[flow/design.v]
module Block(clk, en, rst, start, ballx, bally, x, y, hitx, topbotcol, LRcol);
input clk, en, rst, start;
input [9:0] ballx, bally, x, y;
output reg hitx, topbotcol, LRcol;
reg [3:0] S, NS;
parameter
Start = 4'd0,
init = 4'd1,
display = 4'd2,
hit = 4'd3,
tb = 4'd4,
lr = 4'd5;
always@(posedge clk or negedge rst)
begin
    if(rst == 1'b0)
        S <= Start;
    else if(en)
        S <= NS;
end
always@(*)
case(S)
    Start:
        NS = init;
    init:
        NS = display;
    display:
        if((ballx > x && ballx < x + 40 && bally == y) || (ballx > x && ballx < x + 40 && bally == y + 20))
            NS = tb;
        else if((bally > y && bally < y + 20 && (ballx == x || ballx == x + 1)) || (bally > y && bally < y + 20 && (ballx == x + 40 || ballx == x + 39)))
            NS = lr;
		  else
			   NS = display;
	 lr:
		NS = hit;
	 tb:
	   NS = hit;
    hit:
        NS = hit;
    default:
        NS = S;
endcase
always@(posedge clk or negedge rst)
begin
    if(rst == 1'b0)
    begin
        hitx <= 1'b0;
        topbotcol <= 1'b0;
        LRcol <= 1'b0;
    end
    else if(en)
    begin
        case(S)
            init:
				begin
                hitx <= 1'b0;
                topbotcol <= 1'b0;
                LRcol <= 1'b0;
				end
            display:
				begin
					 begin
                    hitx <= 1'b0;
					 end
				end
				tb:
				begin
                   topbotcol <= 1'b1;
                   hitx <= 1'b1;
				end
				lr:
				begin
                   LRcol <= 1'b1;
                   hitx <= 1'b1;
				end
            hit:
				begin
                topbotcol <= 1'b0;
                LRcol <= 1'b0;
                hitx <= 1'd1;
				end
        endcase
    end
end
endmodule
module Ballmove(rst, clk, clk60, start, topbotcol, LRcol, topbotcol2, LRcol2, topbotcol3, LRcol3, topbotcol4, LRcol4, topbotcol5, LRcol5, topbotcol6, LRcol6, topbotcol7, LRcol7, topbotcol8, LRcol8, topbotcol9, LRcol9, topbotcol10, LRcol10, topbotcol11, LRcol11, topbotcol12, LRcol12, topbotcol13, LRcol13, topbotcol14, LRcol14, topbotcol15, LRcol15, topbotcol16, LRcol16, ceilingcol, walcol, padcol, padAng, ballx, bally, L);
input rst, clk, clk60, start,topbotcol, LRcol, topbotcol2, LRcol2, topbotcol3, LRcol3, topbotcol4, LRcol4, topbotcol5, LRcol5, topbotcol6, LRcol6, topbotcol7, LRcol7, topbotcol8, LRcol8, topbotcol9, LRcol9, topbotcol10, LRcol10, topbotcol11, LRcol11, topbotcol12, LRcol12, topbotcol13, LRcol13, topbotcol14, LRcol14, topbotcol15, LRcol15, topbotcol16, LRcol16, padcol, ceilingcol, walcol;
input [2:0] padAng;
output reg [9:0] ballx, bally;
output reg L;
reg [3:0] S, NS;
reg [2:0] movex, movey;
reg UD;
reg [2:0] LR;
parameter
Start = 4'd0,
Startpos = 4'd1,
Startmove = 4'd2,
Move = 4'd3,
SwitchL = 4'd4,
SwitchR = 4'd8,
Switchy = 4'd5,
Padcol = 4'd6,
Done = 4'd7,
Startx = 10'd160,
Starty = 10'd100;
always@(posedge clk or negedge rst)
begin
    if(rst == 1'b0)
        S <= Start;
    else if(clk60)
        S <= NS;
end
always@(*)
begin
    case(S)
        Start:
            NS = Startpos;
        Startpos:
         if(start == 1'b0)
				NS = Startmove;
			else
				NS = Startpos;
		Startmove:
			NS = Move;
		Move:
			if(topbotcol == 1'b1 || topbotcol2 == 1'b1 || topbotcol3 == 1'b1 || topbotcol4 == 1'b1 || topbotcol5 == 1'b1 || topbotcol6 == 1'b1 || topbotcol7 == 1'b1 || topbotcol8 == 1'b1 || topbotcol9 == 1'b1 || topbotcol10 == 1'b1 || topbotcol11 == 1'b1 || topbotcol12 == 1'b1 || topbotcol13 == 1'b1 || topbotcol14 == 1'b1 || topbotcol15 == 1'b1 || topbotcol16 == 1'b1)
				NS = Switchy;
			else
			if(bally == 10'd1)
				NS = Switchy;
			else
			if(ballx == 10'd2)
				NS = SwitchL;
			else
			if(ballx == 10'd1)
				NS = SwitchL;
			else
			if(ballx == 10'd318)
				NS = SwitchR;
			else
			if(ballx == 10'd319)
				NS = SwitchR;
			else
			if(LRcol == 1'b1 || LRcol2 == 1'b1 || LRcol3 == 1'b1 || LRcol4 == 1'b1 || LRcol5 == 1'b1 || LRcol6 == 1'b1 || LRcol7 == 1'b1 || LRcol8 == 1'b1 || LRcol9 == 1'b1 || LRcol10 == 1'b1 || LRcol11 == 1'b1 || LRcol12 == 1'b1 || LRcol13 == 1'b1 || LRcol14 == 1'b1 || LRcol15 == 1'b1 || LRcol16 == 1'b1)
				NS = SwitchL;
			else
			if(padcol == 1'b1)
				NS = Padcol;
			else
			if(bally == 240)
				NS = Done;
			else
				NS = Move;
		Switchy:
			NS = Move;
		SwitchL:
			NS = Move;
		SwitchR:
			NS = Move;
		Padcol:
			NS = Move;
		Done:
			NS = Done;
		default:
			NS = S;
	endcase
end
always@(posedge clk or negedge rst)
begin
	if(rst == 1'b0)
	begin
		ballx <= 10'd160;
		bally <= 10'd100;
		UD <= 1'b0;
		LR <= 3'd0;
		L <= 1'b0;
		movex <= 3'd0;
		movey <= 3'd0;
	end
	else if(clk60)
	begin
		case(S)
			Start: 
			begin
				ballx <= 10'd160;
				bally <= 10'd100;
			end
			Startmove:
			begin
				movex <= 3'd0;
				movey <= 3'd1;
			end
			Move:
			begin
			if(UD == 1'b0 && LR == 3'd0)
			begin
				ballx <= ballx;
				bally <= bally + 1;
			end
			else if(UD == 1'b0 && LR == 3'd1)
			begin
				ballx <= ballx - 1;
				bally <= bally + 1;
			end
			else if(UD == 1'b0 && LR == 3'd2)
			begin
				ballx <= ballx - 2;
				bally <= bally + 1;
			end
			else if(UD == 1'b0 && LR == 3'd3)
			begin
				ballx <= ballx + 1;
				bally <= bally + 1;
			end
			else if(UD == 1'b0 && LR == 3'd4)
			begin
				ballx <= ballx + 2;
				bally <= bally + 1;
			end
			else if(UD == 1'b1 && LR == 3'd0)
			begin
				ballx <= ballx;
				bally <= bally - 1;
			end
			else if(UD == 1'b1 && LR == 3'd1)
			begin
				ballx <= ballx - 1;
				bally <= bally - 1;
			end
			else if(UD == 1'b1 && LR == 3'd2)
			begin
				ballx <= ballx - 2;
				bally <= bally - 1;
			end
			else if(UD == 1'b1 && LR == 3'd3)
			begin
				ballx <= ballx + 1;
				bally <= bally - 1;
			end
			else if(UD == 1'b1 && LR == 3'd4)
			begin
				ballx <= ballx + 2;
				bally <= bally - 1;
			end
			else
			begin
				bally <= ballx;
				bally <= bally;
			end
			end
			Switchy:
			begin
				if(UD == 1'b1)
				begin
					bally <= bally + 2;
					UD <= 1'b0;
				end
				else
				begin
					bally <= bally - 2;
					UD <= 1'b1;
				end
			end
			SwitchL:
			begin
				if(LR == 3'd1)
				begin
					ballx <= ballx + 2;
					LR <= 3'd3;
				end
				else if(LR == 3'd2)
				begin
					ballx <= ballx + 3;
					LR <= 3'd4;
				end
				else
				begin
					LR <= LR;
				end
			end
			SwitchR:
			begin
				if(LR == 3'd3)
				begin
					ballx <= ballx - 2;
					LR <= 3'd1;
				end
				else if(LR == 3'd4)
				begin
					ballx <= ballx - 3;
					LR <= 3'd2;
				end
				else
				begin
					LR <= LR;
				end
			end
			Padcol:
			begin
				bally <= bally - 1;
				UD <= 1'b1;
				case(padAng)
					3'd0:
					begin
						LR <= 3'd2;
					end
					3'd1:
					begin
						LR <= 3'd1;
					end
					3'd2:
					begin
						LR <= 3'd0;
					end
					3'd3:
					begin
						LR <= 3'd3;
					end
					3'd4:
					begin
						LR <= 3'd4;
					end
				endcase
			end
			Done:
			begin
				L <= 1'b1;
			end
		endcase
	end
end
endmodule
module Paddlemove(rst, clk, clk60, L, R, start, ballx, bally, padx, pady, Padcol, PadAng);
input rst, clk, clk60, L, R, start;
input [9:0] ballx, bally;
output reg Padcol;
output reg [2:0] PadAng;
output reg [9:0] padx, pady;
reg [3:0] S,NS;
parameter
PadW = 8'd80,
PadH = 5'd20,
PadStartX = 10'd100,
PadStartY = 10'd200,
ScreenW = 10'd320,
ScreenH = 10'd240,
Start = 4'd0,
Wait = 4'd1,
MoveL = 4'd2,
MoveR = 4'd3;
always@(posedge clk or negedge rst)
begin
    if(rst == 1'b0)
        S <= Start;
    else if(clk60)
        S <= NS;
end
always@(*)
    case(S)
        Start:
            if(start == 1'b0)
                NS = Wait;
            else
                NS = Start;
        Wait:
            if(L == 1'b0)
                NS = MoveL;
            else
            if(R == 1'b0)
                NS = MoveR;
            else
            if(L^~R == 1'b0)
                NS = Wait;
            else
                NS = Wait;
        MoveL:
            if(L == 1'b0)
                NS = MoveL;
            else
                NS = Wait;
        MoveR:
            if(R == 1'b0)
                NS = MoveR;
            else
                NS = Wait;
        default:
            NS = S;
    endcase
always@(posedge clk or negedge rst)
begin
    if(rst == 1'b0)
    begin
        padx <= PadStartX;
        pady <= PadStartY;
        Padcol <= 1'b0;
        PadAng <= 3'd0;
    end
    else if(clk60)
    begin
        case(S)
            Wait:
				begin
                if(ballx > padx && ballx < padx + 17 && bally == pady)
					 begin
                    Padcol <= 1'b1;
                    PadAng <= 3'd0;
					 end
                else
                if(ballx > padx + 16 && ballx < padx + 33 && bally == pady)
					 begin
                    Padcol <= 1'b1;
                    PadAng <= 3'd1;
					 end
                else
                if(ballx > padx + 32 && ballx < padx + 49 && bally == pady)
					 begin
                    Padcol <= 1'b1;
                    PadAng <= 3'd2;
					 end
                else
                if(ballx > padx + 48 && ballx < padx + 65 && bally == pady)
					 begin
                    Padcol <= 1'b1;
                    PadAng <= 3'd3;
					 end
                else
                if(ballx > padx + 64 && ballx < padx + 80 && bally == pady)
					 begin
                    Padcol <= 1'b1;
                    PadAng <= 3'd4;
					 end
                else
					 begin
                    padx <= padx;
                    Padcol <= 1'b0;
					 end
            end
            MoveL:
				begin
                if(ballx > padx && ballx < padx + 17 && bally == pady)
					 begin
                    Padcol <= 1'b1;
                    PadAng <= 3'd0;
					 end
                else
                if(ballx > padx + 16 && ballx < padx + 33 && bally == pady)
					 begin
                    Padcol <= 1'b1;
                    PadAng <= 3'd1;
					 end
                else
                if(ballx > padx + 32 && ballx < padx + 49 && bally == pady)
					 begin
                    Padcol <= 1'b1;
                    PadAng <= 3'd2;
					 end
                else
                if(ballx > padx + 48 && ballx < padx + 65 && bally == pady)
					 begin
                    Padcol <= 1'b1;
                    PadAng <= 3'd3;
					 end
                else
                if(ballx > padx + 64 && ballx < padx + 80 && bally == pady)
					 begin
                    Padcol <= 1'b1;
                    PadAng <= 3'd4;
					 end
                else
                if(padx == 10'd0)
					 begin
                    padx <= padx;
					 end
                else
					 begin
                    padx <= padx - 1;
                    Padcol <= 1'b0;
					 end
				end
            MoveR:
				begin
                if(ballx > padx && ballx < padx + 17 && bally == pady)
					 begin
                    Padcol <= 1'b1;
                    PadAng <= 3'd0;
					 end
                else
                if(ballx > padx + 16 && ballx < padx + 33 && bally == pady)
					 begin
                    Padcol <= 1'b1;
                    PadAng <= 3'd1;
					 end
                else
                if(ballx > padx + 32 && ballx < padx + 49 && bally == pady)
					 begin
                    Padcol <= 1'b1;
                    PadAng <= 3'd2;
					 end
                else
                if(ballx > padx + 48 && ballx < padx + 65 && bally == pady)
					 begin
                    Padcol <= 1'b1;
                    PadAng <= 3'd3;
					 end
                else
                if(ballx > padx + 64 && ballx < padx + 80 && bally == pady)
					 begin
                    Padcol <= 1'b1;
                    PadAng <= 3'd4;
					 end
                else
                if(padx == 10'd240)
					 begin
                    padx <= padx;
					 end
                else
					 begin
                    padx <= padx + 1;
                    Padcol <= 1'b0;
					 end
				end
            endcase
		end
	end
endmodule
module Display(clk, rst, x, y, ballx, bally, paddlex, paddley, block1x, block1y, block2x, block2y, block3x, block3y, block4x, block4y, block5x, block5y, block6x, block6y, block7x, block7y, block8x, block8y, block9x, block9y, block10x, block10y, block11x, block11y, block12x, block12y, block13x, block13y, block14x, block14y, block15x, block15y, block16x, block16y, hit1, hit2, hit3, hit4, hit5, hit6, hit7, hit8, hit9, hit10, hit11, hit12, hit13, hit14, hit15, hit16, start, done, L, W, color);
input clk, rst, start, hit1, hit2, hit3, hit4, hit5, hit6, hit7, hit8, hit9, hit10, hit11, hit12, hit13, hit14, hit15, hit16, done, W, L;
input [9:0] x, y, ballx, bally, paddlex, paddley, block1x, block1y, block2x, block2y, block3x, block3y, block4x, block4y, block5x, block5y, block6x, block6y, block7x, block7y, block8x, block8y, block9x, block9y, block10x, block10y, block11x, block11y, block12x, block12y, block13x, block13y, block14x, block14y, block15x, block15y, block16x, block16y;
output reg [2:0] color;
reg [8:0] shift;
reg [7:0] S, NS;
parameter
Start = 8'd0,
xypos = 8'd1,
black = 8'd2,
colour = 8'd3,
white = 8'd4,
Begin = 8'd5,
Win = 8'd6,
Loss = 8'd7;
always@(posedge clk or negedge rst)
begin
	if(rst == 1'b0)
		S<= Start;
	else 
		S<= NS;
end
always@(*)
begin
case(S)
	Start:
		if(start == 1'b0)
			NS = xypos;
		else
			NS = Start;
	xypos:
		if((x > paddlex && x < paddlex + 80 && y < paddley + 10 && y > paddley) || (x > ballx - 2 && x < ballx + 2 && y > bally - 2 && y < bally + 2) && L == 1'b0 && W == 1'b0)
			NS = black;
		else if(x > block1x && x < block1x + 40 && y > block1y && y < block1y + 20 && hit1 == 1'b0 && L == 1'b0 && W == 1'b0)
			NS = colour;
		else if(x > block2x && x < block2x + 40 && y > block2y && y < block2y + 20 && hit2 == 1'b0 && L == 1'b0 && W == 1'b0)
			NS = colour;
		else if(x > block3x && x < block3x + 40 && y > block3y && y < block3y + 20 && hit3 == 1'b0 && L == 1'b0 && W == 1'b0)
			NS = colour;
		else if(x > block4x && x < block4x + 40 && y > block4y && y < block4y + 20 && hit4 == 1'b0 && L == 1'b0 && W == 1'b0)
			NS = colour;
		else if(x > block5x && x < block5x + 40 && y > block5y && y < block5y + 20 && hit5 == 1'b0 && L == 1'b0 && W == 1'b0)
			NS = colour;
		else if(x > block6x && x < block6x + 40 && y > block6y && y < block6y + 20 && hit6 == 1'b0 && L == 1'b0 && W == 1'b0)
			NS = colour;
		else if(x > block7x && x < block7x + 40 && y > block7y && y < block7y + 20 && hit7 == 1'b0 && L == 1'b0 && W == 1'b0)
			NS = colour;
		else if(x > block8x && x < block8x + 40 && y > block8y && y < block8y + 20 && hit8 == 1'b0 && L == 1'b0 && W == 1'b0)
			NS = colour;
		else if(x > block9x && x < block9x + 40 && y > block9y && y < block9y + 20 && hit9 == 1'b0 && L == 1'b0 && W == 1'b0)
			NS = colour;
		else if(x > block10x && x < block10x + 40 && y > block10y && y < block10y + 20 && hit10 == 1'b0 && L == 1'b0 && W == 1'b0)
			NS = colour;
		else if(x > block11x && x < block11x + 40 && y > block11y && y < block11y + 20 && hit11 == 1'b0 && L == 1'b0 && W == 1'b0)
			NS = colour;
		else if(x > block12x && x < block12x + 40 && y > block12y && y < block12y + 20 && hit12 == 1'b0 && L == 1'b0 && W == 1'b0)
			NS = colour;
		else if(x > block13x && x < block13x + 40 && y > block13y && y < block13y + 20 && hit13 == 1'b0 && L == 1'b0 && W == 1'b0)
			NS = colour;
		else if(x > block14x && x < block14x + 40 && y > block14y && y < block14y + 20 && hit14 == 1'b0 && L == 1'b0 && W == 1'b0)
			NS = colour;
		else if(x > block15x && x < block15x + 40 && y > block15y && y < block15y + 20 && hit15 == 1'b0 && L == 1'b0 && W == 1'b0)
			NS = colour;
		else if(x > block16x && x < block16x + 40 && y > block16y && y < block16y + 20 && hit16 == 1'b0 && L == 1'b0 && W == 1'b0)
			NS = colour;
		else if(L == 1'b1)
			NS = Loss;
		else if(W == 1'b1)
			NS = Win;
		else 
			NS = white;
	black:
		NS = xypos;
	colour:
		NS = xypos;
	white:
		NS = xypos;
	Win:
		NS = xypos;
	Loss:
		NS = xypos;
	default:
		NS = S;
endcase
end
always@(posedge clk or negedge rst)
begin
	if(rst == 1'b0)
	begin
		color <= 3'b111;
	end
	else
	begin
		case (S)
			Start:
			begin
			color <= 3'b000;
			end
			black:
			begin
			color <= 3'b001;
			end
			colour:
			begin
			color <= 3'b010;
			end
			white:
			begin
			color <= 3'b011;
			end
			Win:
			begin
			color <= 3'b100;
			end
			Loss:
			begin
			color <= 3'b101;
			end
			default:
			begin
			color <= 3'b111;
			end
		endcase
	end
end
endmodule
module BreakoutControl(clk_50, strt, rst, L, R, tick, color, pix_x, pix_y, ball_x, ball_y, pad_x, bricks, win, lose);
input clk_50;
input strt, rst, L, R;
input tick;
output [2:0] color;
output [8:0] pix_x;
output [7:0] pix_y;
output [9:0] ball_x;
output [9:0] ball_y;
output [9:0] pad_x;
output [15:0] bricks;
output win, lose;
parameter 
Start = 4'd0,
Play = 4'd1,
Win = 4'd2,
Lose = 4'd3,
block1x = 10'd1,
block1y = 10'd50,
block2x = 10'd41,
block2y = 10'd50,
block3x = 10'd81,
block3y = 10'd50,
block4x = 10'd121,
block4y = 10'd50,
block5x = 10'd161,
block5y = 10'd50,
block6x = 10'd201,
block6y = 10'd50,
block7x = 10'd241,
block7y = 10'd50,
block8x = 10'd281,
block8y = 10'd50,
block9x = 10'd1,
block9y = 10'd19,
block10x = 10'd41,
block10y = 10'd19,
block11x = 10'd81,
block11y = 10'd19,
block12x = 10'd121,
block12y = 10'd19,
block13x = 10'd161,
block13y = 10'd19,
block14x = 10'd201,
block14y = 10'd19,
block15x = 10'd241,
block15y = 10'd19,
block16x = 10'd281,
block16y = 10'd19;
wire [2:0] color;
reg [3:0] S,NS;
reg W, done, start_state, ph25; 
reg [9:0] x, y;
wire [9:0] ballx, bally, padx, pady;
wire [2:0] PadAng;
wire padcol, topbotcol, LRcol, topbotcol2, LRcol2, topbotcol3, LRcol3, topbotcol4, LRcol4, topbotcol5, LRcol5, topbotcol6, LRcol6, topbotcol7, LRcol7, topbotcol8, LRcol8, topbotcol9, LRcol9, topbotcol10, LRcol10, topbotcol11, LRcol11, topbotcol12, LRcol12, topbotcol13, LRcol13, topbotcol14, LRcol14, topbotcol15, LRcol15, topbotcol16, LRcol16, ceilingcol, walcol, Lo;
wire Hit1, Hit2, Hit3, Hit4, Hit5, Hit6, Hit7, Hit8, Hit9, Hit10, Hit11, Hit12, Hit13, Hit14, Hit15, Hit16;
wire clk60;
assign clk60 = tick;
Paddlemove pad(rst, clk_50, clk60, L, R, strt, ballx, bally, padx, pady, padcol, PadAng);
Block blk1(clk_50, clk60, rst, strt, ballx, bally, block1x, block1y, Hit1, topbotcol, LRcol);
Block blk2(clk_50, clk60, rst, strt, ballx, bally, block2x, block2y, Hit2, topbotcol2, LRcol2);
Block blk3(clk_50, clk60, rst, strt, ballx, bally, block3x, block3y, Hit3, topbotcol3, LRcol3);
Block blk4(clk_50, clk60, rst, strt, ballx, bally, block4x, block4y, Hit4, topbotcol4, LRcol4);
Block blk5(clk_50, clk60, rst, strt, ballx, bally, block5x, block5y, Hit5, topbotcol5, LRcol5);
Block blk6(clk_50, clk60, rst, strt, ballx, bally, block6x, block6y, Hit6, topbotcol6, LRcol6);
Block blk7(clk_50, clk60, rst, strt, ballx, bally, block7x, block7y, Hit7, topbotcol7, LRcol7);
Block blk8(clk_50, clk60, rst, strt, ballx, bally, block8x, block8y, Hit8, topbotcol8, LRcol8);
Block blk9(clk_50, clk60, rst, strt, ballx, bally, block9x, block9y, Hit9, topbotcol9, LRcol9);
Block blk10(clk_50, clk60, rst, strt, ballx, bally, block10x, block10y, Hit10, topbotcol10, LRcol10);
Block blk11(clk_50, clk60, rst, strt, ballx, bally, block11x, block11y, Hit11, topbotcol11, LRcol11);
Block blk12(clk_50, clk60, rst, strt, ballx, bally, block12x, block12y, Hit12, topbotcol12, LRcol12);
Block blk13(clk_50, clk60, rst, strt, ballx, bally, block13x, block13y, Hit13, topbotcol13, LRcol13);
Block blk14(clk_50, clk60, rst, strt, ballx, bally, block14x, block14y, Hit14, topbotcol14, LRcol14);
Block blk15(clk_50, clk60, rst, strt, ballx, bally, block15x, block15y, Hit15, topbotcol15, LRcol15);
Block blk16(clk_50, clk60, rst, strt, ballx, bally, block16x, block16y, Hit16, topbotcol16, LRcol16);
Ballmove ball(rst, clk_50, clk60, strt, topbotcol, LRcol, topbotcol2, LRcol2, topbotcol3, LRcol3, topbotcol4, LRcol4, topbotcol5, LRcol5, topbotcol6, LRcol6, topbotcol7, LRcol7, topbotcol8, LRcol8, topbotcol9, LRcol9, topbotcol10, LRcol10, topbotcol11, LRcol11, topbotcol12, LRcol12, topbotcol13, LRcol13, topbotcol14, LRcol14, topbotcol15, LRcol15, topbotcol16, LRcol16, ceilingcol, walcol, padcol, PadAng, ballx, bally, Lo);
Display dis(clk_50, rst, x, y, ballx, bally, padx, pady, block1x, block1y, block2x, block2y, block3x, block3y, block4x, block4y, block5x, block5y, block6x, block6y, block7x, block7y, block8x, block8y, block9x, block9y, block10x, block10y, block11x, block11y, block12x, block12y, block13x, block13y, block14x, block14y, block15x, block15y, block16x, block16y, Hit1, Hit2, Hit3, Hit4, Hit5, Hit6, Hit7, Hit8, Hit9, Hit10, Hit11, Hit12, Hit13, Hit14, Hit15, Hit16, strt, done, Lo, W, color);
assign pix_x = x[8:0];
assign pix_y = y[7:0];
assign ball_x = ballx;
assign ball_y = bally;
assign pad_x = padx;
assign bricks = {Hit16, Hit15, Hit14, Hit13, Hit12, Hit11, Hit10, Hit9, Hit8, Hit7, Hit6, Hit5, Hit4, Hit3, Hit2, Hit1};
assign win = W;
assign lose = Lo;
always @(posedge clk_50 or negedge rst) begin
	if (rst == 1'b0) begin
		ph25 <= 0;
	end else begin
		ph25 <= ~ph25;
	end
end
always @(posedge clk_50 or negedge rst) begin
	if (rst == 1'b0) begin
		x <= 0;
		y <= 0;
	end else if (ph25 == 1'b0) begin
		if (x == 10'd320) begin
			x <= 0;
			if (y == 10'd240) begin
				y <= 0;
			end else begin
				y <= y + 10'd1;
			end
		end else begin
			x <= x + 10'd1;
		end
	end
end
always@(posedge clk_50 or negedge rst)
begin
	if(rst == 1'b0)
		S<= Start;
	else 
		S<= NS;
end
always@(*)
begin
case(S)
	Start:
		if(strt == 1'b0)
			NS = Play;
		else 
			NS = Start;
	Play:
		if(Hit1 == 1'b1 && Hit2 == 1'b1 && Hit3 == 1'b1 && Hit4 == 1'b1 && Hit5 == 1'b1 && Hit6 == 1'b1 && Hit7 == 1'b1 && Hit8 == 1'b1 && Hit9 == 1'b1 && Hit10 == 1'b1 && Hit11 == 1'b1 && Hit12 == 1'b1 && Hit13 == 1'b1 && Hit14 == 1'b1 && Hit15 == 1'b1 && Hit16 == 1'b1)
			NS = Win;
		else 
			if(Lo == 1'b1)
				NS = Lose;
			else
			NS = Play;
	Win:
		NS = Win;
	Lose: 
		NS = Lose;
	default:
		NS = S;
endcase
end
always@(posedge clk_50 or negedge rst)
begin
	if(rst == 1'b0)
	begin 
		done <= 1'b0;
		W <= 1'b0;
		start_state <= 1'b1;
	end
	else 
	begin
		case (S)
			Start:
			begin
				done <= 1'b0;
				W <= 1'b0;
			end
			Win:
			begin
				W <= 1'b1;
			end
		endcase
	end
end
endmodule	
[flow/run.sh]
#!/bin/bash
# the make line also repeats each setting of config.mk as NAME=value (left out here)
make -C /OpenROAD-flow-scripts/flow DESIGN_CONFIG=/design/flow/config.mk WORK_HOME=/design/flow/orfs CLKGATE_MAP_FILE= finish
[flow/config.mk]
export PLATFORM = sky130hd
export DESIGN_NAME = BreakoutControl
export DESIGN_NICKNAME = BreakoutControl
export VERILOG_FILES = /design/flow/design.v
export SDC_FILE = /design/flow/constraint.sdc
export NUM_CORES = 4
export LEC_CHECK = 0
export ABC_AREA = 0
export CAP_MARGIN = 25
export CORE_ASPECT_RATIO = 0.5
export CORE_MARGIN = 4
export CORE_UTILIZATION = 40
export CTS_CLUSTER_DIAMETER = 50
export GPL_ROUTABILITY_DRIVEN = 0
export GPL_TIMING_DRIVEN = 0
export SETUP_SLACK_MARGIN = 1.56
export SLEW_MARGIN = 20
export TNS_END_PERCENT = 30
[flow/constraint.sdc]
create_clock -name core_clock -period 7.34 [get_ports {clk_50}]
set_input_delay 1.4680 -clock core_clock [delete_from_list [all_inputs] [get_ports {clk_50}]]
set_output_delay 1.4680 -clock core_clock [all_outputs]
set_load 0.01 [all_outputs]
==> results of run 1 <==
## metrics by stage
step | setup WS [ns] | utilization (%) | area, sq um
detailed placement | 1.95 | 44.5 | 18900
floorplan | 3.58 | - | 17300
CTS | 1.91 | 46.9 | 19900
global placement | -5.52 | 44.4 | 18800
global route | 1.86 | 46.9 | 19900
finish | 2.09 | 46.9 | 19900
## metal layers
| layer | routed length (um) | vias to the layer above |
|---|---|---|
| li1 | - | 7569 |
| met1 | 27000 | 7982 |
| met2 | 26300 | 666 |
| met3 | 4480 | 108 |
| met4 | 1370 | 0 |
| met5 | 0 | - |
## area by class of cell
| class | instances | area, sq um |
|---|---|---|
| repair buffers | 75 | 791 |
| inverters | 100 | 375 |
| well taps | 577 | 722 |
| flip-flops and latches | 235 | 5920 |
| multi-input cells | 1554 | 10400 |
| fillers | 4175 | 22500 |
| clock inverters | 13 | 204 |
| plain buffers | 136 | 653 |
| clock buffers | 37 | 783 |
## what timing repair did
item	in CTS	in global routing
hold endpoints to repair	0	0
endpoints found under the setup margin	0	3
gates resized	0	1
==> flow_metrics.py, run 1 <==
# Auto-generated metrics
metrics = {
    "outcome": {
        "status": "no timing/DRC/antenna violations",
    },
    "pwr": {
        "p_total_w": 0.00633,
        "power_frac_comb_pct": 50.1,
        "powerComb_w": 0.00317,
        "switching_share_pct": 43.8,
        "peakVddDrop_v": 0.000175,
        "p_leak_nw": 8.33,
        "p_clk_w": 0.00150,
        "power.internal_w": 0.00356,
        "power-top-group": "combinational logic",
        "switchingPower_w": 0.00277,
        "cellPowerDensity_nw_per_um2": 319,
        "powerSeq_w": 0.00166,
        "clock_power_share_pct": 23.8,
        "seqPwrFrac_pct": 26.2,
    },
    "logic_synthesis": {
        "netlist_area_sq_um": 17300,
        "syn_nets": 2186,
        "synth_warnings": 5,
        "most_common_cell": "dfrtp_1",
        "ys.flops": 235,
        "synthTopLogicFamily": "AND-OR/OR-AND gates",
        "synth-edff-count": 0,
        "yosysChipArea_sq_um": 17300,
        "synthAdderAreaFrac_pct": 11.2,
        "top_area_share_pct": 29.1,
        "ys_sh_aoi_pct": 22.2,
        "synth_top_cell_by_area": "dfrtp_1",
        "ys_cells": 2025,
        "yosys-top-cells-count": "dfrtp_1 (202), nand2_1 (187), nor2_1 (159), o21ai_0 (157), ha_1 (154)",
        "avgSynthCellArea_sq_um": 8.57,
        "syn_inst": 2025,
        "xor_share_pct": 5.60,
        "ys_types": 83,
        "ys_seq_share_pct": 34.1,
        "ff_type": "dfrtp_1",
        "topCellsByArea": "dfrtp_1 (29%), ha_1 (11%), dfstp_2 (5.0%)",
        "mux_area_share_pct": 1.76,
        "async_flop_share_pct": 100,
        "simple_gate_area_share_pct": 19.1,
    },
    "cts": {
        "clkTransAtPathRegs_ns": 0.06,
        "cts_buffers": 27,
        "htree_levels": 1,
        "cts_buffer_depth": 3,
        "post_cts_buffers": 0,
        "cts_root_buf": "clkbuf_16",
        "cts_tree": "built",
        "clk_latency_ns": 0.57,
        "cts_sinks": 235,
        "hold_buffers": 0,
    },
    "flow_run": {
        "warnings": 55,
        "maxCapViolCount": 0,
    },
    "detailed_routing": {
        "avgViaCountPerCell": 5.99,
        "drc": 0,
        "wl_um": 59200,
        "wl_per_cell_um": 21.7,
        "vias": 16300,
        "drt_iter0_drc": 1509,
        "ant_nets": 0,
        "antennaDiodeCount": 0,
        "firstDrtPassIters": 8,
    },
    "global_routing": {
        "grt_util_all_layers_pct": 24.8,
        "grtUsageMet1_pct": 35.7,
        "top_usage_layer": "met2",
        "grt_pass1_wl_um": 91500,
        "use_met3_pct": 4.00,
        "antenna_found_initial": 1,
        "grt_max_degree": 95,
        "grt_pass1_vias": 15500,
        "grt-ovfl-total": 0,
        "met2_usage_pct": 39.3,
    },
    "die": {
        "die_w_um": 303,
        "rows": 53,
        "ios": 74,
        "die_area_sq_um": 47000,
        "fp_util_pct": 40.9,
        "core_region_area_sq_um": 42400,
        "die_height_um": 155,
    },
    "worst_setup_path": {
        "worstReg2RegStart": "ball.ballx[1]$_DFFE_PN0P_",
        "crit_end": "dis.S[3]$_DFF_PN0_",
        "r2r-end": "dis.S[3]$_DFF_PN0_",
        "max_stage_delay_ns": 0.63,
        "crit_path_cell_trace": "clkbuf_1 -> inv_1 -> ha_1 -> nor3b_2 -> nand2_1 -> xnor2_1 -> ha_1 -> o21a_1 -> o22ai_1 -> a2111oi_0 -> nand3_1 -> a31o_2 -> a221oi_1 -> a211oi_1 -> and3b_1",
        "cp.required_ns": 7.80,
        "crit_arrival_ns": 5.70,
        "r2r_cells": 15,
        "cp-start-kind": "flop",
        "crit_path_start": "ball.ballx[1]$_DFFE_PN0P_",
        "crit_fanout": 9,
        "path_buffers": 2,
        "crit_type": "flop to flop",
        "slowest_stage": "a2111oi_0",
        "cp-end-kind": "flop",
        "path_delay_family": "AND-OR/OR-AND gates",
        "cpMostUsedCell": "ha_1",
        "cp_num_cells": 15,
        "reg2reg_slack_ns": 2.09,
    },
    "worst_hold_path": {
        "worstHoldStart": "S[1]$_DFF_PN0_",
        "whs_path_depth": 1,
        "min_to": "W$_DFFE_PN0P_",
        "hold_class": "flop to flop",
    },
    "final_layout": {
        "fin_cells": 2727,
        "areaGrowthSynthToFinish_pct": 14.5,
        "nets": 2290,
    },
    "timing": {
        "hold_ws_ns": 0.461,
        "setup_viol": 0,
        "min_period_ns": 5.25,
        "fmax_ghz": 0.191,
        "rsz0062_at_grt": "false",
        "tns_ns": 0,
        "drv_slew": 0,
        "hold_viol_final": 0,
        "tightest_slew_ns": 1.16,
        "finalCritPeriodShare_pct": 71.5,
        "max_slew_margin_pct": 21.3,
        "skew_ns": 0.0151,
    },
    "place": {
        "dpl.hpwl_um": 44400,
        "dp_cells": 2677,
        "io_buffer_count": 73,
    },
}
==> inputs of run 2 (changes only) <==
- ABC_AREA: 0 -> not set
- CAP_MARGIN: 25 -> 0
- CORE_ASPECT_RATIO: 0.5 -> not set
- CORE_MARGIN: 4 -> 2
- CORE_UTILIZATION: 40 -> 72
- CTS_CLUSTER_DIAMETER: 50 -> not set
- CTS_CLUSTER_SIZE: not set -> 63
- GPL_ROUTABILITY_DRIVEN: 0 -> 1
- GPL_TIMING_DRIVEN: 0 -> not set
- MAX_ROUTING_LAYER: not set -> met5
- PLACE_DENSITY_LB_ADDON: not set -> 0.0
- SETUP_SLACK_MARGIN: 1.56 -> not set
- TNS_END_PERCENT: 30 -> not set
- clock period: 7.34 -> 2.27 ns (I/O delays scaled with it)
==> flow_metrics.py, run 2 <==
# Flow results
metrics = {
    "die": {
        "die_area_sq_um": 25300,
        "core_region_area_sq_um": 23500,
        "die_height_um": 159,
        "die_w_um": 159,
        "rows": 56,
        "fp_util_pct": 73.7,
        "ios": 74,
    },
    "logic_synthesis": {
        "ys_sh_aoi_pct": 22.2,
        "top_area_share_pct": 29.1,
        "yosysChipArea_sq_um": 17300,
        "avgSynthCellArea_sq_um": 8.57,
        "syn_nets": 2186,
        "most_common_cell": "dfrtp_1",
        "ys_cells": 2025,
        "ys.flops": 235,
        "simple_gate_area_share_pct": 19.1,
        "synth_top_cell_by_area": "dfrtp_1",
        "synthAdderAreaFrac_pct": 11.2,
        "synth_warnings": 5,
        "ys_types": 83,
        "ys_seq_share_pct": 34.1,
        "synthTopLogicFamily": "AND-OR/OR-AND gates",
        "xor_share_pct": 5.60,
        "synth-edff-count": 0,
        "async_flop_share_pct": 100,
        "topCellsByArea": "dfrtp_1 (29%), ha_1 (11%), dfstp_2 (5.0%)",
        "mux_area_share_pct": 1.76,
        "yosys-top-cells-count": "dfrtp_1 (202), nand2_1 (187), nor2_1 (159), o21ai_0 (157), ha_1 (154)",
        "syn_inst": 2025,
        "netlist_area_sq_um": 17300,
        "ff_type": "dfrtp_1",
    },
    "outcome": {
        "haltStage": "clock tree synthesis",
        "firstError": "[ERROR DPL-0038] Utilization greater than 100%, impossible to legalize",
        "status": "did not finish",
    },
    "place": {
        "dpl.hpwl_um": 46300,
        "placed_area_sq_um": 21000,
        "routabilityCongestion": 1.10,
        "io_buffer_count": 73,
    },
}
run 2: through the flow:
stage               instances  worst slack, ns  TNS (ns)  utilization [%]  total power, W
global placement         2660            -1.03    -28.19             89.2          0.0181
floorplan                2025            -1.10    -20.49                -          0.0127
detailed placement       2660            -1.21    -37.16             89.2          0.0190
==> inputs of run 3 (changes only) <==
- CAP_MARGIN: 0 -> 20
- CORE_UTILIZATION: 72 -> 58
- CTS_CLUSTER_SIZE: 63 -> 41
- GPL_ROUTABILITY_DRIVEN: 1 -> not set
- HOLD_SLACK_MARGIN: not set -> 0.29
- MAX_ROUTING_LAYER: met5 -> not set
- PLACE_DENSITY_LB_ADDON: 0.0 -> not set
- SETUP_SLACK_MARGIN: not set -> 2.35
- TNS_END_PERCENT: not set -> 5
- clock period: 2.27 -> 9.07 ns (I/O delays scaled with it)
==> flow_metrics.py, run 3 <==
# Auto-generated metrics
metrics = {
    "worst_setup_path": {
        "crit_type": "flop to flop",
        "r2r_cells": 14,
        "reg2reg_slack_ns": 4.49,
        "max_stage_delay_ns": 0.64,
        "path_buffers": 1,
        "crit_end": "dis.S[3]$_DFF_PN0_",
        "crit_path_start": "ball.ballx[1]$_DFFE_PN0P_",
        "crit_path_cell_trace": "inv_1 -> ha_1 -> nor3b_1 -> nand2_1 -> xnor2_1 -> ha_1 -> o21a_1 -> o22ai_1 -> a2111oi_0 -> nand3_1 -> a31o_2 -> a221oi_1 -> a211oi_1 -> and3b_1",
        "cp-start-kind": "flop",
        "cp-end-kind": "flop",
        "path_delay_family": "AND-OR/OR-AND gates",
        "crit_fanout": 17,
        "r2r-end": "dis.S[3]$_DFF_PN0_",
        "slowest_stage": "nor3b_1",
        "crit_arrival_ns": 5.02,
        "worstReg2RegStart": "ball.ballx[1]$_DFFE_PN0P_",
        "cp_num_cells": 14,
        "cp.required_ns": 9.51,
        "cpMostUsedCell": "ha_1",
    },
    "pwr": {
        "powerComb_w": 0.00240,
        "p_clk_w": 0.00110,
        "seqPwrFrac_pct": 29.2,
        "powerSeq_w": 0.00144,
        "cellPowerDensity_nw_per_um2": 261,
        "power.internal_w": 0.00278,
        "power-top-group": "combinational logic",
        "switching_share_pct": 43.8,
        "p_leak_nw": 7.99,
        "switchingPower_w": 0.00216,
        "clock_power_share_pct": 22.3,
        "power_frac_comb_pct": 48.5,
        "peakVddDrop_v": 0.000153,
    },
    "die": {
        "fp_util_pct": 58.7,
        "core_region_area_sq_um": 29600,
        "die_w_um": 177,
        "die_height_um": 177,
        "die_area_sq_um": 31300,
        "ios": 74,
        "rows": 63,
    },
    "logic_synthesis": {
        "simple_gate_area_share_pct": 19.1,
        "ys_seq_share_pct": 34.1,
        "top_area_share_pct": 29.1,
        "netlist_area_sq_um": 17300,
        "syn_nets": 2186,
        "most_common_cell": "dfrtp_1",
        "syn_inst": 2025,
        "synthTopLogicFamily": "AND-OR/OR-AND gates",
        "ys.flops": 235,
        "synthAdderAreaFrac_pct": 11.2,
        "synth_warnings": 5,
        "xor_share_pct": 5.60,
        "ys_sh_aoi_pct": 22.2,
        "ys_cells": 2025,
        "yosys-top-cells-count": "dfrtp_1 (202), nand2_1 (187), nor2_1 (159), o21ai_0 (157), ha_1 (154)",
        "synth-edff-count": 0,
        "topCellsByArea": "dfrtp_1 (29%), ha_1 (11%), dfstp_2 (5.0%)",
        "synth_top_cell_by_area": "dfrtp_1",
        "ys_types": 83,
        "yosysChipArea_sq_um": 17300,
        "mux_area_share_pct": 1.76,
        "async_flop_share_pct": 100,
        "ff_type": "dfrtp_1",
        "avgSynthCellArea_sq_um": 8.57,
    },
    "detailed_routing": {
        "firstDrtPassIters": 5,
        "drc": 0,
        "wl_per_cell_um": 21.9,
        "vias": 15800,
        "ant_nets": 0,
        "antennaDiodeCount": 0,
        "drt_iter0_drc": 1545,
        "wl_um": 52900,
        "avgViaCountPerCell": 6.55,
    },
    "cts": {
        "cts_sinks": 235,
        "cts_buffer_depth": 3,
        "clkTransAtPathRegs_ns": 0.06,
        "cts_resized": 0,
        "hold_buffers": 0,
        "cts_buffers": 27,
        "post_cts_buffers": 0,
        "clk_latency_ns": 0.55,
        "htree_levels": 1,
        "cts_root_buf": "clkbuf_16",
        "cts_tree": "built",
    },
    "timing": {
        "rsz0062_at_grt": "false",
        "setup_ws_ns": 4.49,
        "setup_viol": 0,
        "finalCritPeriodShare_pct": 50.5,
        "hold_viol_final": 0,
        "hold_ws_ns": 0.451,
        "drv_slew": 0,
        "skew_ns": 0.0155,
        "fmax_ghz": 0.218,
        "min_period_ns": 4.58,
        "tns_ns": 0,
        "tightest_slew_ns": 1.04,
        "max_slew_margin_pct": 29.0,
    },
    "final_layout": {
        "nets": 2163,
        "areaGrowthSynthToFinish_pct": 9.04,
    },
    "global_routing": {
        "grt_util_all_layers_pct": 34.1,
        "antenna_found_initial": 0,
        "grt_max_degree": 176,
        "grt-ovfl-total": 0,
        "grt_pass1_wl_um": 83900,
        "grt_pass1_vias": 14800,
    },
    "worst_hold_path": {
        "whs_path_depth": 1,
        "hold_class": "flop to flop",
        "min_to": "W$_DFFE_PN0P_",
        "worstHoldStart": "S[1]$_DFF_PN0_",
    },
    "place": {
        "dpl.hpwl_um": 38700,
        "io_buffer_count": 73,
        "routabilityCongestion": 0.993,
        "pre_cts_slack_ns": 4.60,
    },
    "flow_run": {
        "warnings": 61,
        "maxCapViolCount": 0,
    },
    "outcome": {
        "status": "no timing/DRC/antenna violations",
    },
}
## run 3: final cells by class
class	instances	area [sq um]
fill	2595	10600
multi-input combinational	1554	10400
sequential	235	5920
timing repair buffer	84	832
clock buffer	39	771
tap	390	488
inverter	100	375
clock inverter	11	130
## run 3: layer usage
metal  vias up  part of all wire, %  track usage [%]
met4         0                  5.1             15.6
met2       681                   45             53.4
met3       150                  7.7             4.73
li1       7300                    -                -
met5         -                    0                0
met1      7675                   42             47.0
## run 3: through the flow
step	util [%]	instances	total power (W)	area, sq um
2_1_floorplan	-	2025	0.00305	17300
3_3_place_gp	60.9	2363	0.00373	18000
3_5_place_dp	60.9	2363	0.00379	18000
4_1_cts	64.0	2413	0.00491	18900
5_1_grt	64.0	2413	0.00529	18900
6_report	64.0	2413	0.00494	18900
==> inputs of run 4 (changes only) <==
- ABC_AREA: not set -> 1
- CORE_ASPECT_RATIO: not set -> 1.39
- CORE_UTILIZATION: 58 -> 72
- CTS_CLUSTER_DIAMETER: not set -> 53
- CTS_CLUSTER_SIZE: 41 -> 73
- HOLD_SLACK_MARGIN: 0.29 -> -0.09
- PLACE_DENSITY: not set -> 0.37
- SETUP_SLACK_MARGIN: 2.35 -> -0.15
- clock period: 9.07 -> 2.64 ns (I/O delays scaled with it)
==> flow_metrics.py, run 4 <==
# Auto-generated metrics
metrics = {
    "die": {
        "ios": 74,
        "rows": 69,
        "die_area_sq_um": 26900,
        "die_height_um": 193,
        "core_region_area_sq_um": 25400,
        "fp_util_pct": 72.6,
        "die_w_um": 140,
    },
    "worst_setup_path": {
        "cp-end-kind": "flop",
        "reg2reg_slack_ns": -0.39,
        "crit_end": "pad.PadAng[4]$_DFF_PN0_",
        "cp-start-kind": "flop",
        "crit_arrival_ns": 3.47,
        "worstReg2RegStart": "pad.padx[5]$_DFFE_PN1P_",
        "path_delay_family": "simple AND/OR/NAND/NOR gates",
        "cp_num_cells": 17,
        "r2r_cells": 17,
        "r2r-end": "pad.PadAng[4]$_DFF_PN0_",
        "max_stage_delay_ns": 0.61,
        "cpMostUsedCell": "nand2_1",
        "crit_fanout": 5,
        "crit_path_cell_trace": "inv_2 -> ha_2 -> nand2_1 -> nand2_1 -> buf_4 -> xor2_1 -> ha_1 -> nand2_1 -> o21ai_1 -> a21oi_1 -> o21ai_1 -> nand3_2 -> nand2_4 -> buf_4 -> o21ai_4 -> nand2_1 -> nand2_1",
        "cp.required_ns": 3.08,
        "slowest_stage": "dfstp_2",
        "path_buffers": 3,
        "crit_path_start": "pad.padx[5]$_DFFE_PN1P_",
        "crit_type": "flop to flop",
    },
    "detailed_routing": {
        "wl_um": 64500,
        "wl_per_cell_um": 21.0,
        "vias": 19800,
        "firstDrtPassIters": 10,
        "drc": 0,
        "antennaDiodeCount": 0,
        "avgViaCountPerCell": 6.43,
        "drt_iter0_drc": 2147,
        "ant_nets": 0,
    },
    "final_layout": {
        "fin_cells": 3077,
        "fin_util_pct": 85.0,
        "postLayoutCellArea_sq_um": 21600,
        "nets": 2905,
        "fill_cells": 1553,
        "seq_area_sq_um": 5920,
        "comb_area_sq_um": 10900,
        "areaGrowthSynthToFinish_pct": 17.2,
    },
    "logic_synthesis": {
        "netlist_area_sq_um": 18400,
        "topCellsByArea": "dfrtp_1 (27%), nand2_1 (12%), ha_1 (10%)",
        "mux_area_share_pct": 0.0544,
        "synth-edff-count": 0,
        "ys_seq_share_pct": 32.2,
        "avgSynthCellArea_sq_um": 7.22,
        "ff_type": "dfrtp_1",
        "synth_warnings": 5,
        "yosysChipArea_sq_um": 18400,
        "ys_cells": 2550,
        "syn_inst": 2550,
        "syn_nets": 2711,
        "ys.flops": 235,
        "simple_gate_area_share_pct": 27.8,
        "synth_top_cell_by_area": "dfrtp_1",
        "most_common_cell": "nand2_1",
        "top_area_share_pct": 27.4,
        "async_flop_share_pct": 100,
        "ys_sh_aoi_pct": 14.9,
        "yosys-top-cells-count": "nand2_1 (599), inv_1 (302), nor2_1 (234), dfrtp_1 (202), a21oi_1 (186)",
        "ys_types": 70,
        "xor_share_pct": 4.35,
        "synthAdderAreaFrac_pct": 10.6,
        "synthTopLogicFamily": "simple AND/OR/NAND/NOR gates",
    },
    "outcome": {
        "status": "complete, but fails checks",
        "violations": "hold timing, setup timing",
    },
    "timing": {
        "finalCritPeriodShare_pct": 115,
        "max_slew_margin_pct": 34.8,
        "fmax_ghz": 0.330,
        "hold_ws_ns": -0.0665,
        "setup_viol": 23,
        "setup_ws_ns": -0.393,
        "drv_slew": 0,
        "hold_viol_final": 48,
        "skew_ns": 0.0340,
        "min_period_ns": 3.03,
        "tightest_slew_ns": 0.975,
        "tns_ns": -6.46,
        "rsz0062_at_grt": "true",
    },
    "place": {
        "dpl.hpwl_um": 46300,
        "routabilityCongestion": 1.11,
        "io_buffer_count": 73,
        "dp_cells": 3028,
        "placed_area_sq_um": 20400,
        "pre_cts_slack_ns": -0.474,
    },
    "pwr": {
        "power.internal_w": 0.00994,
        "switchingPower_w": 0.00907,
        "p_leak_nw": 10.5,
        "switching_share_pct": 47.7,
        "powerComb_w": 0.0112,
        "clock_power_share_pct": 18.2,
        "seqPwrFrac_pct": 23.1,
        "power-top-group": "combinational logic",
        "cellPowerDensity_nw_per_um2": 881,
        "peakVddDrop_v": 0.000864,
        "power_frac_comb_pct": 58.7,
        "powerSeq_w": 0.00439,
        "p_clk_w": 0.00345,
    },
    "global_routing": {
        "grt_max_degree": 80,
        "grt_util_all_layers_pct": 47.4,
        "grt_pass1_vias": 19700,
        "antenna_found_initial": 1,
        "grt_pass1_wl_um": 101000,
        "grt-ovfl-total": 0,
    },
    "worst_hold_path": {
        "hold_class": "primary input to async pin",
    },
    "cts": {
        "clkTransAtPathRegs_ns": 0.08,
        "htree_levels": 1,
        "cts_sinks": 235,
        "cts_buffer_depth": 3,
        "hold_buffers": 0,
        "cts_tree": "built",
        "clk_latency_ns": 0.57,
        "cts_root_buf": "clkbuf_16",
        "cts_buffers": 20,
    },
    "flow_run": {
        "warnings": 60,
        "maxCapViolCount": 0,
    },
}
## run 4: repair_timing
| item | CTS | global route |
|---|---|---|
| resized | 42 | 28 |
| pin swaps | 25 | 11 |
| setup buffers | 6 | 6 |
| cloned | 2 | 1 |
| setup endpoints to repair | 19 | 24 |
## run 4: final cells by class
class	instances	area share [%]
clock buffers	21	2.34
clock inverters	15	1.39
inverters	336	5.90
multi-input cells	1877	50.4
flip-flops and latches	235	27.4
well taps	319	1.85
repair buffers	273	10.7
repair inverters	1	0.0290
## run 4: metal layers
layer	global-route usage, %	vias up	share of wire (%)	wire length (um)
met4	40.0	2	10	6570
met5	0	-	0.020	13
met3	10.6	529	10	6600
met2	79.9	1394	47	30100
met1	50.8	9079	33	21300
li1	-	8794	-	-
## run 4: per-stage QoR
step / power (W) / hold WS, ns
floorplan: 0.0106 / 0.232
global placement: 0.0142 / 0.425
detailed placement: 0.0146 / 0.426
CTS: 0.0183 / -0.0585
global route: 0.0200 / -0.0333
finish: 0.0190 / -0.0665
==> inputs of run 5 (changes only) <==
- CAP_MARGIN: 20 -> 25
- CORE_ASPECT_RATIO: 1.39 -> 0.5
- CORE_MARGIN: 2 -> 4
- CORE_UTILIZATION: 72 -> 40
- CTS_CLUSTER_DIAMETER: 53 -> 50
- CTS_CLUSTER_SIZE: 73 -> not set
- GPL_ROUTABILITY_DRIVEN: not set -> 0
- HOLD_SLACK_MARGIN: -0.09 -> 0.29
- PLACE_DENSITY: 0.37 -> not set
- SETUP_SLACK_MARGIN: -0.15 -> 1.56
- TNS_END_PERCENT: 5 -> 30
- clock period: 2.64 -> 7.34 ns (I/O delays scaled with it)
==> flow_metrics.py, run 5 <==
# Auto-generated metrics
metrics = {
    "worst_setup_path": {
        "cp-end-kind": "primary output",
        "cp_num_cells": 1,
        "crit_end": "ball_x[4]",
        "slowest_stage": "dfrtp_1",
        "crit_arrival_ns": 2.29,
        "worstReg2RegStart": "ball.ballx[4]$_DFFE_PN0P_",
        "r2r-end": "dis.S[1]$_DFF_PN0_",
        "path_delay_family": "flip-flops",
        "crit_type": "flop to primary output",
        "crit_path_start": "ball.ballx[4]$_DFFE_PN0P_",
        "reg2reg_slack_ns": 3.65,
        "crit_fanout": 16,
        "crit_path_cell_trace": "clkdlybuf4s50_1",
        "cp-start-kind": "flop",
        "path_buffers": 1,
        "cp.required_ns": 5.87,
        "max_stage_delay_ns": 1.00,
        "r2r_cells": 15,
    },
    "logic_synthesis": {
        "netlist_area_sq_um": 18400,
        "xor_share_pct": 4.35,
        "synth_warnings": 5,
        "synthAdderAreaFrac_pct": 10.6,
        "synth_top_cell_by_area": "dfrtp_1",
        "ys_types": 70,
        "yosysChipArea_sq_um": 18400,
        "ys_cells": 2550,
        "synthTopLogicFamily": "simple AND/OR/NAND/NOR gates",
        "ys_sh_aoi_pct": 14.9,
        "ff_type": "dfrtp_1",
        "syn_nets": 2711,
        "top_area_share_pct": 27.4,
        "most_common_cell": "nand2_1",
        "syn_inst": 2550,
        "mux_area_share_pct": 0.0544,
        "simple_gate_area_share_pct": 27.8,
        "ys.flops": 235,
        "ys_seq_share_pct": 32.2,
        "synth-edff-count": 0,
        "async_flop_share_pct": 100,
        "avgSynthCellArea_sq_um": 7.22,
        "yosys-top-cells-count": "nand2_1 (599), inv_1 (302), nor2_1 (234), dfrtp_1 (202), a21oi_1 (186)",
        "topCellsByArea": "dfrtp_1 (27%), nand2_1 (12%), ha_1 (10%)",
    },
    "die": {
        "die_area_sq_um": 49700,
        "die_height_um": 160,
        "rows": 55,
        "fp_util_pct": 40.6,
        "ios": 74,
        "die_w_um": 311,
        "core_region_area_sq_um": 45300,
    },
    "flow_run": {
        "warnings": 57,
        "maxCapViolCount": 0,
    },
    "final_layout": {
        "nets": 2719,
        "areaGrowthSynthToFinish_pct": 10.3,
    },
    "global_routing": {
        "grt_pass1_wl_um": 92300,
        "grt-ovfl-total": 0,
        "grt_util_all_layers_pct": 22.9,
        "antenna_found_initial": 1,
        "grt_pass1_vias": 16400,
        "grt_max_degree": 176,
    },
    "cts": {
        "htree_levels": 1,
        "cts_resized": 0,
        "post_cts_buffers": 0,
        "hold_buffers": 0,
        "cts_buffers": 26,
        "cts_tree": "built",
        "cts_buffer_depth": 3,
        "cts_root_buf": "clkbuf_16",
        "clkTransAtPathRegs_ns": 0.07,
        "cts_sinks": 235,
        "clk_latency_ns": 0.59,
    },
    "pwr": {
        "powerComb_w": 0.00300,
        "peakVddDrop_v": 0.000154,
        "p_leak_nw": 9.67,
        "powerSeq_w": 0.00177,
        "switchingPower_w": 0.00285,
        "seqPwrFrac_pct": 28.5,
        "power_frac_comb_pct": 48.3,
        "power.internal_w": 0.00334,
        "p_clk_w": 0.00143,
        "clock_power_share_pct": 23.1,
        "power-top-group": "combinational logic",
        "cellPowerDensity_nw_per_um2": 305,
        "p_total_w": 0.00619,
        "switching_share_pct": 46.1,
    },
    "timing": {
        "tns_ns": 0,
        "tightest_slew_ns": 1.07,
        "setup_viol": 0,
        "rsz0062_at_grt": "false",
        "min_period_ns": 3.76,
        "max_slew_margin_pct": 28.4,
        "finalCritPeriodShare_pct": 51.2,
        "hold_viol_final": 0,
        "skew_ns": 0.0423,
        "drv_slew": 0,
        "fmax_ghz": 0.266,
    },
    "detailed_routing": {
        "avgViaCountPerCell": 5.43,
        "ant_nets": 0,
        "firstDrtPassIters": 6,
        "drt_iter0_drc": 1691,
        "wl_per_cell_um": 18.3,
        "vias": 17200,
        "antennaDiodeCount": 0,
        "wl_um": 58000,
        "drc": 0,
    },
    "worst_hold_path": {
        "whs_path_depth": 2,
        "hold_class": "flop to flop",
        "worstHoldStart": "blk11.S[0]$_DFF_PN1_",
        "min_to": "blk11.S[0]$_DFF_PN1_",
    },
    "place": {
        "dpl.hpwl_um": 43900,
        "io_buffer_count": 73,
    },
    "outcome": {
        "status": "no timing/DRC/antenna violations",
    },
}
==> run 5: per-stage QoR <==
step | std cells | instance area [sq um] | hold WS (ns) | setup slack [ns] | util, %
2_1_floorplan | 2550 | 18400 | 0.418 | 4.35 | -
3_3_place_gp | 3128 | 19400 | 0.426 | 3.83 | 42.7
3_5_place_dp | 3128 | 19400 | 0.427 | 3.75 | 42.7
4_1_cts | 3176 | 20300 | 0.438 | 3.55 | 44.8
5_1_grt | 3176 | 20300 | 0.448 | 3.42 | 44.8
6_report | 3176 | 20300 | 0.437 | 3.58 | 44.8
==> run 5: layout make-up <==
type	instances	area (sq um)
timing repair buffer	84	828
clock buffer	32	703
inverter	336	1260
fill	4605	25000
tap	598	748
multi-input combinational	1875	10600
sequential	235	5920
clock inverter	16	231
==> run 5: routing by layer <==
| layer | up-vias | global-route usage (%) | part of all wire (%) |
|---|---|---|---|
| met2 | 593 | 34.4 | 41 |
| met1 | 8133 | 33.3 | 47 |
| met5 | - | 0 | 0 |
| met3 | 92 | 5.71 | 9.1 |
| met4 | 0 | 5.01 | 2.2 |
| li1 | 8418 | - | - |
==> inputs of run 6 (changes only) <==
- CAP_MARGIN: 25 -> 10
- CORE_ASPECT_RATIO: 0.5 -> not set
- CORE_MARGIN: 4 -> 2
- CORE_UTILIZATION: 40 -> 72
- CTS_CLUSTER_DIAMETER: 50 -> 55
- CTS_CLUSTER_SIZE: not set -> 41
- HOLD_SLACK_MARGIN: 0.29 -> -0.07
- MAX_ROUTING_LAYER: not set -> met5
- PLACE_DENSITY_LB_ADDON: not set -> 0.04
- SETUP_SLACK_MARGIN: 1.56 -> -0.26
- TNS_END_PERCENT: 30 -> not set
- clock period: 7.34 -> 2.64 ns (I/O delays scaled with it)
==> flow_metrics.py, run 6 <==
# Auto-generated metrics
metrics = {
    "final_layout": {
        "fin_util_pct": 86.0,
        "postLayoutCellArea_sq_um": 21700,
        "fin_cells": 3083,
        "comb_area_sq_um": 11000,
        "nets": 2897,
        "seq_area_sq_um": 5920,
        "areaGrowthSynthToFinish_pct": 17.6,
        "fill_cells": 1479,
    },
    "logic_synthesis": {
        "mux_area_share_pct": 0.0544,
        "top_area_share_pct": 27.4,
        "topCellsByArea": "dfrtp_1 (27%), nand2_1 (12%), ha_1 (10%)",
        "syn_nets": 2711,
        "synth_top_cell_by_area": "dfrtp_1",
        "async_flop_share_pct": 100,
        "ys_sh_aoi_pct": 14.9,
        "ys_cells": 2550,
        "synthTopLogicFamily": "simple AND/OR/NAND/NOR gates",
        "ff_type": "dfrtp_1",
        "syn_inst": 2550,
        "most_common_cell": "nand2_1",
        "ys.flops": 235,
        "xor_share_pct": 4.35,
        "ys_seq_share_pct": 32.2,
        "synth_warnings": 5,
        "ys_types": 70,
        "yosys-top-cells-count": "nand2_1 (599), inv_1 (302), nor2_1 (234), dfrtp_1 (202), a21oi_1 (186)",
        "synthAdderAreaFrac_pct": 10.6,
        "yosysChipArea_sq_um": 18400,
        "avgSynthCellArea_sq_um": 7.22,
        "netlist_area_sq_um": 18400,
        "simple_gate_area_share_pct": 27.8,
        "synth-edff-count": 0,
    },
    "pwr": {
        "powerComb_w": 0.0111,
        "peakVddDrop_v": 0.000894,
        "p_leak_nw": 10.5,
        "cellPowerDensity_nw_per_um2": 881,
        "clock_power_share_pct": 18.6,
        "seqPwrFrac_pct": 23.0,
        "power.internal_w": 0.0102,
        "switchingPower_w": 0.00884,
        "powerSeq_w": 0.00439,
        "power-top-group": "combinational logic",
        "switching_share_pct": 46.4,
        "p_total_w": 0.0191,
        "p_clk_w": 0.00354,
        "power_frac_comb_pct": 58.4,
    },
    "global_routing": {
        "use_met3_pct": 9.82,
        "grtUsageMet1_pct": 53.7,
        "grt_pass1_wl_um": 94100,
        "top_usage_layer": "met2",
        "grt-ovfl-total": 0,
        "grt_util_all_layers_pct": 44.1,
        "met2_usage_pct": 71.2,
        "grt_pass1_vias": 18900,
        "grt_max_degree": 135,
        "antenna_found_initial": 0,
    },
    "timing": {
        "finalCritPeriodShare_pct": 123,
        "drv_slew": 0,
        "fmax_ghz": 0.308,
        "max_slew_margin_pct": 42.0,
        "skew_ns": 0.0380,
        "rsz0062_at_grt": "true",
        "setup_ws_ns": -0.611,
        "min_period_ns": 3.25,
        "tightest_slew_ns": 0.867,
        "hold_viol_final": 21,
        "setup_viol": 22,
        "hold_ws_ns": -0.0473,
    },
    "worst_setup_path": {
        "crit_fanout": 7,
        "crit_arrival_ns": 3.68,
        "slowest_stage": "dfstp_2",
        "r2r_cells": 18,
        "crit_path_cell_trace": "inv_2 -> nor3_4 -> inv_2 -> nor2_4 -> nor2_4 -> inv_2 -> nand2_1 -> nor2_1 -> xor2_1 -> ha_1 -> a21oi_1 -> or2_1 -> nand3_2 -> nand3_4 -> inv_6 -> nand3_2 -> nand2_1 -> nand2_1",
        "crit_type": "flop to flop",
        "reg2reg_slack_ns": -0.61,
        "crit_end": "pad.padx[1]$_DFFE_PN0P_",
        "cp_num_cells": 18,
        "worstReg2RegStart": "pad.padx[2]$_DFFE_PN1P_",
        "cp-end-kind": "flop",
        "cp.required_ns": 3.07,
        "max_stage_delay_ns": 0.55,
        "path_delay_family": "simple AND/OR/NAND/NOR gates",
        "crit_path_start": "pad.padx[2]$_DFFE_PN1P_",
        "r2r-end": "pad.padx[1]$_DFFE_PN0P_",
        "cp-start-kind": "flop",
        "path_buffers": 4,
    },
    "detailed_routing": {
        "wl_um": 61000,
        "ant_nets": 0,
        "firstDrtPassIters": 9,
        "drt_iter0_drc": 2744,
        "avgViaCountPerCell": 6.42,
        "vias": 19800,
        "wl_per_cell_um": 19.8,
        "antennaDiodeCount": 0,
        "drc": 0,
    },
    "cts": {
        "cts_tree": "built",
        "hold_buffers": 0,
        "clkTransAtPathRegs_ns": 0.07,
        "cts_buffers": 23,
        "clk_latency_ns": 0.56,
        "cts_sinks": 235,
        "htree_levels": 1,
        "cts_buffer_depth": 3,
        "cts_root_buf": "clkbuf_16",
    },
    "die": {
        "core_region_area_sq_um": 25200,
        "die_w_um": 164,
        "fp_util_pct": 73.1,
        "ios": 74,
        "rows": 58,
        "die_height_um": 164,
        "die_area_sq_um": 26900,
    },
    "place": {
        "io_buffer_count": 73,
        "dp_cells": 3034,
        "dpl.hpwl_um": 44300,
        "placed_area_sq_um": 20400,
    },
    "flow_run": {
        "warnings": 58,
        "maxCapViolCount": 0,
    },
    "outcome": {
        "violations": "hold timing, setup timing",
        "status": "complete, but fails checks",
    },
    "worst_hold_path": {
        "hold_class": "primary input to async pin",
    },
}
[run 6: layout make-up]
cell class / count / area share, %
clock inverters: 15 / 0.988
flip-flops and latches: 235 / 27.4
repair inverters: 1 / 0.0347
multi-input cells: 1877 / 50.7
clock buffers: 27 / 2.77
inverters: 336 / 5.85
repair buffers: 262 / 10.4
well taps: 330 / 1.91
[run 6: layer usage]
layer	vias up	wire length, um
met3	464	6970
met5	-	0
met2	1518	27200
met1	9045	21900
met4	0	4880
li1	8765	-
[run 6: timing repair]
| action | CTS | global route |
|---|---|---|
| setup buffers | 0 | 6 |
| gates cloned | 2 | 1 |
| gates resized | 22 | 64 |
| endpoints found under the hold margin | 0 | 0 |
| endpoints found under the setup margin | 16 | 21 |
| pin swaps | 7 | 44 |
[run 6: per-stage QoR]
step                      setup WS [ns]  TNS, ns
after floorplan                  -0.215    -2.51
after global placement           -0.325    -5.29
after detailed placement         -0.396    -6.69
after CTS                        -0.259    -4.76
after global routing             -0.793   -12.93
final                            -0.611    -9.72
==> inputs of run 7 (changes only) <==
- ABC_AREA: 1 -> not set
- CORE_UTILIZATION: 72 -> 60
- CTS_CLUSTER_DIAMETER: 55 -> not set
- GPL_ROUTABILITY_DRIVEN: 0 -> 1
- HOLD_SLACK_MARGIN: -0.07 -> not set
- PLACE_DENSITY_LB_ADDON: 0.04 -> not set
- SETUP_SLACK_MARGIN: -0.26 -> not set
- clock period: 2.64 -> 1.9 ns (I/O delays scaled with it)
==> flow_metrics.py, run 7 <==
# Auto-generated metrics
metrics = {
    "outcome": {
        "status": "complete, but fails checks",
        "violations": "setup timing",
    },
    "logic_synthesis": {
        "netlist_area_sq_um": 17300,
        "synthTopLogicFamily": "AND-OR/OR-AND gates",
        "avgSynthCellArea_sq_um": 8.57,
        "ys.flops": 235,
        "ff_type": "dfrtp_1",
        "ys_cells": 2025,
        "top_area_share_pct": 29.1,
        "yosysChipArea_sq_um": 17300,
        "most_common_cell": "dfrtp_1",
        "async_flop_share_pct": 100,
        "simple_gate_area_share_pct": 19.1,
        "synth_top_cell_by_area": "dfrtp_1",
        "synth-edff-count": 0,
        "syn_inst": 2025,
        "syn_nets": 2186,
        "ys_types": 83,
        "ys_seq_share_pct": 34.1,
        "synthAdderAreaFrac_pct": 11.2,
        "yosys-top-cells-count": "dfrtp_1 (202), nand2_1 (187), nor2_1 (159), o21ai_0 (157), ha_1 (154)",
        "ys_sh_aoi_pct": 22.2,
        "mux_area_share_pct": 1.76,
    },
    "worst_setup_path": {
        "crit_path_start": "pad.padx[2]$_DFFE_PN1P_",
        "max_stage_delay_ns": 0.55,
        "cp.required_ns": 2.33,
        "crit_fanout": 5,
        "r2r_cells": 16,
        "cp-start-kind": "flop",
        "reg2reg_slack_ns": -1.84,
        "crit_type": "flop to flop",
        "crit_path_cell_trace": "inv_2 -> nor4_4 -> nor2_1 -> buf_4 -> nor2_1 -> xnor2_1 -> ha_1 -> a2111oi_1 -> o21ai_1 -> o21ai_2 -> a32o_2 -> nor4_4 -> buf_4 -> buf_2 -> nand2_1 -> o21ai_1",
        "crit_arrival_ns": 4.17,
        "worstReg2RegStart": "pad.padx[2]$_DFFE_PN1P_",
        "slowest_stage": "dfstp_2",
        "crit_end": "pad.padx[8]$_DFFE_PN0P_",
        "path_buffers": 4,
        "path_delay_family": "AND-OR/OR-AND gates",
    },
    "die": {
        "fp_util_pct": 60.8,
        "core_region_area_sq_um": 28500,
        "die_area_sq_um": 30300,
        "rows": 62,
        "ios": 74,
        "die_height_um": 174,
        "die_w_um": 174,
    },
    "timing": {
        "hold_viol_final": 0,
        "max_slew_margin_pct": 30.9,
        "rsz0062_at_grt": "true",
        "setup_ws_ns": -1.84,
        "fmax_ghz": 0.268,
        "setup_viol": 145,
        "finalCritPeriodShare_pct": 197,
        "skew_ns": 0.0813,
        "min_period_ns": 3.74,
        "drv_slew": 0,
    },
    "final_layout": {
        "fill_cells": 845,
        "areaGrowthSynthToFinish_pct": 55.0,
        "nets": 2807,
        "postLayoutCellArea_sq_um": 26900,
        "fin_cells": 3054,
    },
    "pwr": {
        "cellPowerDensity_nw_per_um2": 1390,
        "power-top-group": "combinational logic",
        "switchingPower_w": 0.0174,
        "p_leak_nw": 12.1,
        "powerSeq_w": 0.00605,
        "p_total_w": 0.0373,
        "power_frac_comb_pct": 69.4,
        "seqPwrFrac_pct": 16.2,
        "peakVddDrop_v": 0.000967,
        "p_clk_w": 0.00536,
        "switching_share_pct": 46.7,
        "powerComb_w": 0.0259,
        "power.internal_w": 0.0199,
        "clock_power_share_pct": 14.4,
    },
    "global_routing": {
        "antenna_found_initial": 7,
        "grt-ovfl-total": 0,
        "grt_pass1_wl_um": 114000,
        "grt_util_all_layers_pct": 47.8,
    },
    "flow_run": {
        "warnings": 63,
    },
    "place": {
        "dp_cells": 2847,
        "placed_area_sq_um": 22400,
        "io_buffer_count": 73,
        "routabilityCongestion": 1.03,
    },
    "detailed_routing": {
        "drt_iter0_drc": 5020,
        "drc": 0,
        "avgViaCountPerCell": 7.71,
        "wl_per_cell_um": 32.1,
        "wl_um": 98100,
        "vias": 23600,
        "firstDrtPassIters": 17,
        "ant_nets": 0,
    },
    "cts": {
        "cts_root_buf": "clkbuf_16",
        "cts_sinks": 235,
        "clkTransAtPathRegs_ns": 0.07,
        "cts_tree": "built",
        "clk_latency_ns": 0.63,
        "cts_buffers": 26,
        "cts_buffer_depth": 3,
    },
    "worst_hold_path": {
        "min_to": "ball.LR[3]$_DFF_PN0_",
        "hold_class": "primary input to flop",
        "worstHoldStart": "tick",
        "whs_path_depth": 2,
    },
}
run 7: through the flow:
step           TNS (ns)  hold slack, ns  setup WS (ns)  utilization, %
2_1_floorplan    -39.18          0.0844          -1.47               -
3_3_place_gp     -54.78           0.312          -1.51            78.4
3_5_place_dp     -59.52           0.316          -1.49            78.4
4_1_cts          -60.76           0.123          -1.42            87.8
5_1_grt          -95.19           0.132          -1.93            94.2
6_report         -92.08           0.114          -1.84            94.2
run 7: final cells by class:
type | instances | area [sq um] | area share (%)
multi-input combinational | 1555 | 12600 | 47.0
timing repair buffer | 728 | 6570 | 24.4
sequential | 235 | 5960 | 22.2
antenna | 4 | 10.0 | 0.0372
clock buffer | 37 | 732 | 2.72
clock inverter | 11 | 119 | 0.442
tap | 384 | 480 | 1.79
inverter | 100 | 399 | 1.48
run 7: routing by layer:
layer	vias up	part of all wire, %	wire length (um)	global-route usage, %
li1	8589	-	-	-
met5	-	0.32	316	0
met3	1366	16	15500	11.1
met2	2928	41	39900	77.1
met4	14	13	12800	31.1
met1	10700	30	29600	57.7
run 7: what timing repair did:
| item | 4_1_cts | 5_1_grt |
|---|---|---|
| gates cloned | 4 | 3 |
| hold buffers | 1 | 0 |
| pin swaps | 123 | 152 |
| setup endpoints to repair | 170 | 160 |
| resized | 376 | 279 |
| hold endpoints to repair | 31 | 0 |
| buffers inserted | 72 | 94 |
Power figures rest on the tool's default switching activity, not on a simulated workload.
